## JK
Design full_CAE, start of the top module:
module full_CAE(
input [31:0] i1,
input [31:0] i2,
input [31:0] i3,
input [31:0] i4,
input [31:0] i5,
input [31:0] i6,
input [31:0] i7,
input [31:0] i8,
input dir,
input clk,
input reset,
input enable,
output [31:0] o1,
output [31:0] o2,
output [31:0] o3,
output [31:0] o4,
output [31:0] o5,
output [31:0] o6,
output [31:0] o7,
output [31:0] o8
);
Size in the first run: ~7,200 cells after synthesis, roughly 1,800 flip-flops, ~100,000 sq um of cells after synthesis.
clock: 2.23 ns
lec_check: 0
cap_margin: 20
core_margin: 2
core_utilization: 57
setup_slack_margin: 0.66
slew_margin: 20
run.sh (not shown) runs the stock make flow with config.mk's settings and CLKGATE_MAP_FILE=.
JK: complete, dirty (setup timing)
### JK -> MS
--- a/flow/config.mk
+++ b/flow/config.mk
@@ -10,2 +10 @@
-export CORE_UTILIZATION = 57
-export SETUP_SLACK_MARGIN = 0.66
+export CORE_UTILIZATION = 45
==> flow/constraint.sdc <==
create_clock -name core_clock -period 4.02 [get_ports {clk}]
set_input_delay 0.8040 -clock core_clock [delete_from_list [all_inputs] [get_ports {clk}]]
set_output_delay 0.8040 -clock core_clock [all_outputs]
set_load 0.01 [all_outputs]
### Flow results
The higher portion of total power attributed to combinational logic came out of JK. MS ran to completion and came out clean on the timing, DRC and antenna checks. In JK the implementation completed, yet the final layout does not meet the checks, the culprit being setup timing. Against JK, the final cell area of MS is lower. MS ends up with a utilization of the core after routing that is 30 points lower than in JK. Peak ir drop on the vdd network (MS / JK): 0.54. In MS the final hold slack turned out 0.58 ns higher than in JK. Worst-case clock skew (lower): JK. MS -> JK: complex-gate fraction of the synthesized area delta 0, exact match. Route | MS vs JK | wire shorter in MS. Die area: MS > JK.

---

## 07-22
Starting RTL as in the previous note.
Settings: LEC_CHECK=0, CAP_MARGIN=20, CORE_MARGIN=2, CORE_UTILIZATION=40, GPL_ROUTABILITY_DRIVEN=0, PLACE_DENSITY_LB_ADDON=0.18, SLEW_MARGIN=20; clock period 4.5 ns.
### 07-22 -> 07-15
--- a/flow/config.mk
+++ b/flow/config.mk
@@ -6,8 +6,9 @@
 export NUM_CORES = 4
 export LEC_CHECK = 0
+export ABC_AREA = 1
 export CAP_MARGIN = 20
 export CORE_MARGIN = 2
-export CORE_UTILIZATION = 40
-export GPL_ROUTABILITY_DRIVEN = 0
-export PLACE_DENSITY_LB_ADDON = 0.18
+export CORE_UTILIZATION = 68
+export CTS_CLUSTER_SIZE = 100
 export SLEW_MARGIN = 20
+export TNS_END_PERCENT = 10
==> flow/constraint.sdc <==
create_clock -name core_clock -period 2.27 [get_ports {clk}]
set_input_delay 0.4540 -clock core_clock [delete_from_list [all_inputs] [get_ports {clk}]]
set_output_delay 0.4540 -clock core_clock [all_outputs]
set_load 0.01 [all_outputs]
Findings:
- Summed standard-cell area reported by yosys (07-22 / 07-15): 0.69
- 07-15 against 07-22; distinct cell type count of the synthesized netlist is down by more than half.
- Between 07-15 and 07-22, the sequential share of the synthesized area is lower for 07-15.
- Compound-gate portion of the synthesized area: 07-15 vs 07-22 down 5.0 points
- The mean instance size in the synthesized netlist of 07-15 falls short of that of 07-22 by about 50%.
- Mux contribution to synthesized area in 07-15 is 19 points lower than in 07-22
- Looking at area fraction in full adders, half adders and majority gates across 07-15 and 07-22, the one that comes out lower is 07-15.
- Post-DP HPWL for 07-15: 140 mm up relative to 07-22
- From 07-22 to 07-15 the numbers moved as follows: floorplan core area went down; number of buffers added for setup after CTS went up 39.
- From 07-22 to 07-15, largest buffer count on any clock path did not move at all.
- 07-15 is listed as incomplete: the tool reported an error in 5_1_grt and the run ended there.

---

## run A
Starting RTL as in the previous note.
Settings: LEC_CHECK=0, CAP_MARGIN=20, CORE_MARGIN=2, CORE_UTILIZATION=40, CTS_CLUSTER_SIZE=77, GPL_ROUTABILITY_DRIVEN=1, MAX_ROUTING_LAYER=met4, MIN_ROUTING_LAYER=met2, PLACE_DENSITY_LB_ADDON=0.06, SLEW_MARGIN=25, TNS_END_PERCENT=55; clock period 3.81 ns.
Run A reached the final stage; the timing, DRC and antenna checks on its layout passed.
## Diff of input files: run B against run A
- CORE_UTILIZATION changed from 40 to 64
- GPL_ROUTABILITY_DRIVEN removed (was 1)
- CTS_CLUSTER_SIZE removed (was 77)
- TNS_END_PERCENT removed (was 55)
- MAX_ROUTING_LAYER removed (was met4)
- SLEW_MARGIN changed from 25 to 20
- PLACE_DENSITY_LB_ADDON removed (was 0.06)
- MIN_ROUTING_LAYER removed (was met2)
- the clock period (ns, I/O delays scaled along) changed from 3.81 to 2.23
## What came out
Run B did not finish; a tool error ended it in global routing.
Against run A, run B reports a placed instance area that is higher.
The area inside the core boundary of run B was superior to that of run A.
On number of core rows: between run B and run A, it ends up higher for run A.
| number of gates given a new drive strength after cts | lower: run A |
From run A to run B, area figure in the yosys stat output did not move at all.
Final weighted congestion in routability-driven placement in run B vs run A: down 0.027
Comparing the two runs side by side, run B comes out ahead of run A on die size.
Initial core utilization ends up higher on run B.
Share of synthesized cell area in full adder, half adder and majority cells: run B vs run A identical
On number of placed instances with taps included: between run B and run A, it ends up higher for run B.
diff inputs: run B => run C
- setting CORE_ASPECT_RATIO to 0.88 for the first time
- setting PLACE_DENSITY to 0.56 for the first time
- changing CAP_MARGIN from 20 to 15
- setting CELL_PAD_IN_SITES_GLOBAL_PLACEMENT to 3 for the first time
- setting MAX_ROUTING_LAYER to met5 for the first time
- changing CORE_UTILIZATION from 64 to 50
- setting GPL_ROUTABILITY_DRIVEN to 0 for the first time
- setting CTS_CLUSTER_DIAMETER to 156 for the first time
- changing SLEW_MARGIN from 20 to 25
- setting SETUP_SLACK_MARGIN to 0.74 for the first time
- setting CELL_PAD_IN_SITES_DETAIL_PLACEMENT to 1 for the first time
- changing CORE_MARGIN from 2 to 6
- setting MIN_ROUTING_LAYER to met2 for the first time
- setting CTS_CLUSTER_SIZE to 13 for the first time
- changing the clock period (ns, I/O delays scaled along) from 2.23 to 6.84
Results
Going from run B to run C, the post-CTS setup repair buffer count was found to have gone down by 187. Die outline area: run C vs run B up about 32%. Per the final summary, run C finished and its layout is clean on timing, DRC and antenna. Run B → run C: post-synthesis share of cell area spent on xor and xnor gates comparable, die span in x now larger, number of buffers added by the clock tree synthesis step now smaller, core box area now larger, post-detailed-placement cell area now smaller. Summary — effective utilization at floorplan, run C relative to run B: lower, by 14 points. Run C -> run B: gate count after technology mapping delta 0, exact match. Run C -> run B: post-synthesis net count delta 0, exact match.
Inputs modified between run C and run D:
- CTS_CLUSTER_DIAMETER removed (was 156)
- SETUP_SLACK_MARGIN changed from 0.74 to 0.64
- PLACE_DENSITY removed (was 0.56)
- CORE_UTILIZATION changed from 50 to 70
- GPL_ROUTABILITY_DRIVEN removed (was 0)
- MIN_ROUTING_LAYER removed (was met2)
- PLACE_DENSITY_LB_ADDON newly set to 0.28
- CELL_PAD_IN_SITES_DETAIL_PLACEMENT removed (was 1)
- CTS_CLUSTER_SIZE changed from 13 to 36
- CORE_MARGIN changed from 6 to 2
- CELL_PAD_IN_SITES_GLOBAL_PLACEMENT changed from 3 to 0
- SLEW_MARGIN changed from 25 to 5
- the clock period (ns, I/O delays scaled along) changed from 6.84 to 2.23
--- outcome ---
- The flow ended early for run D: it failed with a tool error in global routing.
- In the reports for run C and run D, the smaller detailed-placement wirelength estimate belongs to run C.
- Summary of the comparison: total of cells resized after clock tree synthesis is higher in run D, relative to run C.
- Comparing run C and run D, the lower total die area is on run D.
- Height of the die, run C and run D: larger value in run C
- Summary of run D over run C: placed instance count +15%, number of enable flip-flop cells ~0 delta.
- Run C -> run D: cell row count decreased by more than 10%
- Summary — effective utilization at floorplan, run D relative to run C: higher, by 20 points.
- Comparing run C against run D, there is no change at all in aoi/oai-family share of the synthesized area.
- In the metrics for run C and run D, the one carrying the lower area of the placeable core is run D.
Power is estimated from default activity; no workload was simulated.
